Setup of job 3832:
Design FPU_top_level, start of the top module:
module FPU_top_level
(
 input 	       clk,
 input 	       nrst,
 input  [31:0] floating_point1,
 input  [31:0] floating_point2,
 input  [2:0]  frm,
 input  [6:0]  funct7,
 output [31:0] floating_point_out,
 output [4:0]  flags
 );
Size: ~5500 cells after synthesis, roughly 110 flip-flops, about 110 I/O pins, about 36000 um2 of cells after synthesis.
==> flow/config.mk <==
export PLATFORM = sky130hd
export DESIGN_NAME = FPU_top_level
export DESIGN_NICKNAME = FPU_top_level
export VERILOG_FILES = /design/flow/design.v
export SDC_FILE = /design/flow/constraint.sdc
export NUM_CORES = 4
export LEC_CHECK = 0
export ABC_AREA = 1
export CAP_MARGIN = 5
export CORE_ASPECT_RATIO = 0.91
export CORE_MARGIN = 2
export CORE_UTILIZATION = 72
export CTS_CLUSTER_DIAMETER = 203
export CTS_CLUSTER_SIZE = 99
export HOLD_SLACK_MARGIN = -0.08
export SETUP_SLACK_MARGIN = 0.8
export SLEW_MARGIN = 20
export TNS_END_PERCENT = 10
==> flow/constraint.sdc <==
create_clock -name core_clock -period 6.21 [get_ports {clk}]
set_input_delay 1.2420 -clock core_clock [delete_from_list [all_inputs] [get_ports {clk}]]
set_output_delay 1.2420 -clock core_clock [all_outputs]
set_load 0.01 [all_outputs]
run.sh (not shown) runs the stock make flow with config.mk's settings and CLKGATE_MAP_FILE=.
In the summary table, job 3832 is marked failed, with error GRT-0116 raised in global routing.
For job 6383, these inputs were changed with respect to job 3832:
Settings: CTS_CLUSTER_SIZE no longer set, was 99; ABC_AREA no longer set, was 1; CTS_CLUSTER_DIAMETER no longer set, was 203; CORE_UTILIZATION now 53, was 72; SETUP_SLACK_MARGIN no longer set, was 0.8; CAP_MARGIN now 20, was 5; TNS_END_PERCENT no longer set, was 10; HOLD_SLACK_MARGIN no longer set, was -0.08; CORE_ASPECT_RATIO no longer set, was 0.91; the clock period (ns, I/O delays scaled along) now 5.18, was 6.21.
Notes after the runs:
Nothing crashed in job 6383 and all stages finished; the problem is that the final layout failed, the offending checks being setup timing.
Going from job 3832 to job 6383, number of different library cells in the post-synthesis netlist now larger, simple-gate share of the synthesized area went down 8.2 points, area fraction in full adders, half adders and majority gates now larger, total cells reported by yosys after synthesis down about 23%.
On area reported by Yosys stat: between job 3832 and job 6383, it ends up higher for job 3832.
Job 3832 → job 6383: placement-stage worst setup slack down 1.34 ns; die outline height up about 18%.
Job 6383 and job 3832 ended up with roughly the same count of input and output buffers.
Job 6383 vs job 3832 — post-cts repair resize count dropped by a few percent

========
run 1:
FPU_top_level again, from the RTL that the note above started with.
make LEC_CHECK=0 CAP_MARGIN=15 CORE_ASPECT_RATIO=1.59 CORE_MARGIN=2 CORE_UTILIZATION=47 CTS_CLUSTER_DIAMETER=102 CTS_CLUSTER_SIZE=43 MAX_ROUTING_LAYER=met4 PLACE_DENSITY=0.67 SETUP_SLACK_MARGIN=-0.59 SLEW_MARGIN=20 TNS_END_PERCENT=60 finish   # period 9.37 ns
Run 1: all stages done; final checks FAILED (negative setup slack).
Setup changes, run 1 to run 2
- changing CORE_ASPECT_RATIO from 1.59 to 1.15
- changing CORE_UTILIZATION from 47 to 61
- changing the clock period (ns, I/O delays scaled along) from 9.37 to 7.69
## What came out
Run 2 had finished all stages when the layout checks came back failing, citing negative setup slack. Count of plain and timing-repair buffers, run 2 vs run 1: up by more than 10%. Run 2 reports a lower global-route wire length before repair than run 1 does. Run 2 -> run 1: number of sequential storage elements flat. Run 2 vs. run 1: die area shrank by 17000 um^2. The standard cells in run 2 occupy more silicon area than those in run 1 do. Total number of tap cells: run 2 and run 1 compared, lower one is run 2. Against run 1, run 2 comes in 437 higher on via count of the first global-routing pass. The run showing the smaller layout overhead on the synthesized area is run 1. The combinational gate area in run 2 was higher than what run 1 gave.
Input changes introduced in run 3 (baseline for comparison: run 2):
- removing CORE_ASPECT_RATIO (formerly 1.15)
- removing CTS_CLUSTER_DIAMETER (formerly 102)
- changing CORE_UTILIZATION from 61 to 40
- removing TNS_END_PERCENT (formerly 60)
- removing CTS_CLUSTER_SIZE (formerly 43)
- removing MAX_ROUTING_LAYER (formerly met4)
- changing CAP_MARGIN from 15 to 20
- removing SETUP_SLACK_MARGIN (formerly -0.59)
- removing PLACE_DENSITY (formerly 0.67)
- changing the clock period (ns, I/O delays scaled along) from 7.69 to 9.33
### Flow results
Run 3 finished every stage and its layout cleared the timing, DRC and antenna checks. Run 2 ended up with fewer cell instances than run 3 did. Delta (run 3 minus run 2): clock tree cell share of total cell area has remained practically unchanged. Diff run 2 -> run 3: floorplan die width higher. Diff run 2 -> run 3: clock-buffer cell count shrank by 1; setup slack of the critical path after layout grew by 0.92 ns; relative slew slack shrank by 0.39 points.

========
Starting RTL as in the previous note.
Settings: LEC_CHECK=0, CAP_MARGIN=15, CELL_PAD_IN_SITES_GLOBAL_PLACEMENT=1, CORE_ASPECT_RATIO=1.59, CORE_MARGIN=2, CORE_UTILIZATION=47, CTS_CLUSTER_DIAMETER=224, CTS_CLUSTER_SIZE=43, GPL_ROUTABILITY_DRIVEN=0, GPL_TIMING_DRIVEN=0, MAX_ROUTING_LAYER=met5, PLACE_DENSITY=0.67, SLEW_MARGIN=20, TNS_END_PERCENT=60; clock period 10.5 ns.
The baseline finished clean.
Next try:
CAP_MARGIN = 20   (was 15)
CELL_PAD_IN_SITES_GLOBAL_PLACEMENT = default   (was 1)
CORE_ASPECT_RATIO = default   (was 1.59)
CORE_UTILIZATION = 62   (was 47)
CTS_CLUSTER_DIAMETER = default   (was 224)
CTS_CLUSTER_SIZE = 39   (was 43)
GPL_ROUTABILITY_DRIVEN = default   (was 0)
GPL_TIMING_DRIVEN = default   (was 0)
MAX_ROUTING_LAYER = default   (was met5)
PLACE_DENSITY = default   (was 0.67)
TNS_END_PERCENT = default   (was 60)
clock period = 7.48 ns   (was 10.5 ns; I/O delays follow)
After rerunning:
- The new run finished with setup timing left
- worst setup slack gets worse by 0.50 ns
- core utilization went up by 25 points
- register-to-register slack gets worse by 2.9 ns
- cell area went up by roughly a tenth
- global-route usage went up by 2.7 points
- wire length went down by about a fifth
- die size went down by a quarter to a third
- synthesized area does not change
- sequential share of layout area went down by 0.83 points

========
== rev 12 ==
Starting RTL as in the previous note.
Settings: LEC_CHECK=0, CAP_MARGIN=20, CORE_MARGIN=2, CORE_UTILIZATION=70, CTS_CLUSTER_DIAMETER=381, CTS_CLUSTER_SIZE=34, SLEW_MARGIN=20, TNS_END_PERCENT=5; clock period 5.55 ns.
For rev 12, the flow was terminated by a tool error in global routing and produced no final design.
Modified inputs, rev 13 compared to rev 12
Settings: swapping 70 for 66 in CORE_UTILIZATION; clearing CTS_CLUSTER_DIAMETER, which used to be 381; clearing CTS_CLUSTER_SIZE, which used to be 34; clearing TNS_END_PERCENT, which used to be 5; swapping 5.55 for 7.7 in the clock period (ns, I/O delays scaled along).
## What came out
In rev 13, the placed wire-length estimate came out 8.6% below the value in rev 12. Post-placement cell count was higher in the run labelled rev 12. In the tables for rev 12 and rev 13, weighted congestion reported at the end of routability-driven placement reads higher with rev 12. Changes observed in rev 13 relative to rev 12: vertical die dimension picked up an extra about 3%; die width picked up an extra 2.9%; yosys stat chip area neither gained nor lost much. Of rev 13 and rev 12, it is rev 13 that has the higher post-placement setup slack. Rev 12 -> rev 13: top-level port count delta 0, exact match. Die area, rev 12 and rev 13: higher on rev 13. Rev 13 completed end to end; final checks failed (negative setup slack).

========
## v37
FPU_top_level again, from the RTL that the note above started with.
// FPU_top_level
module FPU_top_level
(
 input 	       clk,
 input 	       nrst,
 input  [31:0] floating_point1,
 input  [31:0] floating_point2,
 input  [2:0]  frm,
 input  [6:0]  funct7,
 output [31:0] floating_point_out,
 output [4:0]  flags
 );
export LEC_CHECK = 0
export CAP_MARGIN = 20
export CORE_MARGIN = 2
export CORE_UTILIZATION = 66
export CTS_CLUSTER_SIZE = 78
export HOLD_SLACK_MARGIN = 0.3
export SETUP_SLACK_MARGIN = -0.53
export SLEW_MARGIN = 20
export TNS_END_PERCENT = 5
create_clock -name core_clock -period 9.47 [get_ports {clk}]
The flow for v37 finished, though final verification flagged negative setup slack.
Here is what was changed in the inputs of v48 compared with v37.
- removing HOLD_SLACK_MARGIN (formerly 0.3)
- changing CORE_UTILIZATION from 66 to 57
- changing SETUP_SLACK_MARGIN from -0.53 to 1.29
- removing CTS_CLUSTER_SIZE (formerly 78)
- removing TNS_END_PERCENT (formerly 5)
- changing the clock period (ns, I/O delays scaled along) from 9.47 to 9.5
==> results <==
Of v48 and v37, the higher number of gates given a new drive strength after cts belongs to v48. Die area on v48 is up relative to v37. Both conditions hold for v48: the flow ran to the end and the final layout passed the timing, DRC and antenna checks. Run comparison: v48 library cell contributing the largest single delay on the critical path sky130_fd_sc_hd__fa_1; v37 library cell contributing the largest single delay on the critical path sky130_fd_sc_hd__clkdlybuf4s50_1. v48 ended with more total via count after detailed routing than v37. [v48 vs v37] initial antenna violation count: higher in v48. The total wirelength of the detailed-routed design in v48 sits 17000 µm above the value recorded for v37.
diff inputs: v48 => v41
- SETUP_SLACK_MARGIN now 1.32, was 1.29
- CORE_UTILIZATION now 58, was 57
- the clock period (ns, I/O delays scaled along) now 6.55, was 9.5
Notes after the runs:
Finished, but not clean: v41, with negative setup slack. NOTE: number of buffers outside the clock class in the layout in v41 exceeds that of v48. For worst path arrival time, v48 and v41 come out practically identical. Taking v48 as the reference point, the register share of the cell area of v41 falls by 0.91 points.
Setup changes, v41 to v30
- SETUP_SLACK_MARGIN removed (was 1.32)
- CORE_UTILIZATION changed from 58 to 40
- the clock period (ns, I/O delays scaled along) changed from 6.55 to 10.0
- FAIL: v41; every other run in v30 and v41 is clean
- v41: all stages done; final checks FAILED (negative setup slack).
- Comparing v30 against v41, there is no change at all in count of maximum capacitance violations.
- Diff v41..v30 | hold slack | negligible
- Relative to v41, tightest slew margin relative to the limit has increased by 12 points in v30.
- Of v30 and v41, it is v30 that has the lower half-perimeter wire length after placement.
- Between v30 and v41, the final-layout non-clock buffer area share is lower for v30.
- Post-synthesis to final-layout area growth, v30 and v41: lower on v30
Inputs modified between v30 and v1:
- swapping 20 for 30 in CAP_MARGIN
- swapping 20 for 25 in SLEW_MARGIN
==> results <==
v1 against v30: share of the final layout cell area in sequential cells comparable; post-layout period usage of the worst path comparable; data arrival time of the critical path comparable.
What v17 does differently from v1 at the input level:
- CORE_UTILIZATION: 40 -> 71
- CAP_MARGIN: 30 -> 20
- CELL_PAD_IN_SITES_GLOBAL_PLACEMENT: unset -> 2
- GPL_TIMING_DRIVEN: unset -> 0
- SLEW_MARGIN: 25 -> 20
==> comparison <==
v17: aborted in 3_1_place_gp_skip_io (tool error)
v1: flow completed, timing, DRC and antenna clean
v17 — pre-placement core utilization 32 points higher, v1 as reference
Looking at overall die width, v17 sits 25% below v1.
Re share of cell area taken by muxes after synthesis: no difference whatsoever between v1 and v17.
Lower die area among v1 and v17: v17

========
Setup of build 14:
FPU_top_level again, from the RTL that the note above started with.
clock: 6.55 ns
lec_check: 0
cap_margin: 20
core_margin: 2
core_utilization: 57
setup_slack_margin: -0.53
slew_margin: 20
Completing all stages was not enough for build 14: its layout failed the final checks because of setup timing.
> inputs changed (build 14 -> trial 58)
Settings: a change of SETUP_SLACK_MARGIN from -0.53 to -0.38; a change of CORE_UTILIZATION from 57 to 58; a change of the clock period (ns, I/O delays scaled along) from 6.55 to 6.86.
==> comparison <==
- Every stage of trial 58 finished as expected; the final checks, on the other hand, flagged setup timing, which means the layout fails.
- Sort trial 58 and build 14 by maximum number of pins on one net before global-route repair, ascending, and build 14 comes first.
- Cell count in trial 58 is 34 below build 14.
- Slew at the pin with the worst max-slew slack for trial 58: 0.079 ns down relative to build 14
- Between trial 58 and build 14, the global-route usage is lower for build 14.

========
== job 101 ==
Starting RTL as in the previous note.
Settings: LEC_CHECK=0, CAP_MARGIN=20, CORE_MARGIN=2, CORE_UTILIZATION=70, CTS_CLUSTER_SIZE=37, HOLD_SLACK_MARGIN=-0.1, SLEW_MARGIN=20; clock period 7.7 ns.
No final results exist for job 101, since it was stopped by error GRT-0232 during 5_1_grt.
Inputs modified between job 101 and job 102:
Settings: SETUP_SLACK_MARGIN: unset -> 1.53; CORE_UTILIZATION: 70 -> 56; CTS_CLUSTER_SIZE: 37 -> unset; HOLD_SLACK_MARGIN: -0.1 -> unset; the clock period (ns, I/O delays scaled along): 7.7 -> 5.18.
Notes after the runs:
In job 102 the implementation ran to completion but is not tape-out ready, as the final checks report setup timing.
Diff job 101 -> job 102 | final weighted congestion of routability-driven global placement | decrease of about 1.2%
Per the comparison of job 102 with job 101, post-cts repair resize count shows an increase of about 250%, core utilization before placement shows a reduction of 14 points, die area shows an increase of 25%.
For the width of the chip, job 102 came in 12% higher than job 101 did.
Count of unique library cells instantiated by Yosys: job 102 vs job 101 identical
Diff job 101..job 102 | area of the mapped netlist | unchanged
In the metrics for job 101 and job 102, the one carrying the lower pre-CTS setup slack is job 102.
Re vertical extent of the die: job 101 and job 102 aren't equal, and the higher value belongs to job 102.
Placement row count | job 102 above job 101

========
## amber
FPU_top_level again, from the RTL that the note above started with.
Settings: LEC_CHECK=0, CAP_MARGIN=10, CELL_PAD_IN_SITES_GLOBAL_PLACEMENT=1, CORE_ASPECT_RATIO=1.59, CORE_MARGIN=2, CORE_UTILIZATION=47, CTS_CLUSTER_DIAMETER=398, CTS_CLUSTER_SIZE=43, HOLD_SLACK_MARGIN=-0.09, MAX_ROUTING_LAYER=met4, PLACE_DENSITY=0.67, SLEW_MARGIN=20, TNS_END_PERCENT=60; clock period 10.5 ns.
amber completed every stage of the flow, and the final layout passed the timing, DRC and antenna checks.
diff inputs: amber => cedar
- a deleted HOLD_SLACK_MARGIN that had been -0.09
- a change of CAP_MARGIN from 10 to 20
- a deleted PLACE_DENSITY that had been 0.67
- a change of CTS_CLUSTER_SIZE from 43 to 39
- a change of CORE_UTILIZATION from 47 to 66
- a change of CTS_CLUSTER_DIAMETER from 398 to 364
- a deleted TNS_END_PERCENT that had been 60
- a deleted CELL_PAD_IN_SITES_GLOBAL_PLACEMENT that had been 1
- a deleted CORE_ASPECT_RATIO that had been 1.59
- a change of the clock period (ns, I/O delays scaled along) from 10.5 to 7.48
Results
cedar: aborted in global routing (tool error). Summary: with amber as the reference, die span in x in cedar moved up by a few percent. Note that the number of cell rows recorded for amber amounts to 1.5 times the value seen in cedar. Compared with amber, in cedar cell count after synthesis ~0 delta, synthesized net count comparable, total setup buffers inserted after CTS rose by 95. Diff amber -> cedar | die size | decrease of about 30%. Taking amber as the reference, in cedar final RePlAce weighted congestion up about 10%; number of gates resized after cts increased by 301 relative to the old numbers.
#### Input delta (lagoon over cedar)
- swapping 66 for 59 in CORE_UTILIZATION
- clearing MAX_ROUTING_LAYER, which used to be met4
- clearing CTS_CLUSTER_DIAMETER, which used to be 364
- clearing CTS_CLUSTER_SIZE, which used to be 39
- swapping 7.48 for 5.18 in the clock period (ns, I/O delays scaled along)
==> comparison <==
The runs compared here, lagoon and cedar, all ended either early or with open violations. For lagoon, the flow was terminated by a tool error in global routing and produced no final design. No final results exist for cedar, since it was stopped by error GRT-0116 during global routing. As far as post-synthesis cell count goes, lagoon and cedar are indistinguishable; the numbers are identical. Sort lagoon and cedar by setup slack after placement asc -> top: lagoon. Max core utilization before placement across lagoon and cedar: cedar. Where placed wire-length estimate after detailed placement is concerned, cedar is better than lagoon. From cedar to lagoon the numbers moved as follows: number of gates resized after CTS picked up an extra 371; number of placed instances with taps included saw an increase; cell area after placement has increased; area enclosed by the die boundary moved up; number of flops mapped to enable cells by yosys stayed essentially flat.
[inputs] sierra vs lagoon
- CTS_CLUSTER_SIZE newly set to 100
- CORE_UTILIZATION changed from 59 to 60
- the clock period (ns, I/O delays scaled along) changed from 5.18 to 5.5
sierra did not finish: a tool error stopped it during global routing. Cell count after placement went down slightly going from lagoon to sierra. Lower overall chip area was reported by sierra, not lagoon. Against lagoon, core area in sierra fell slightly.
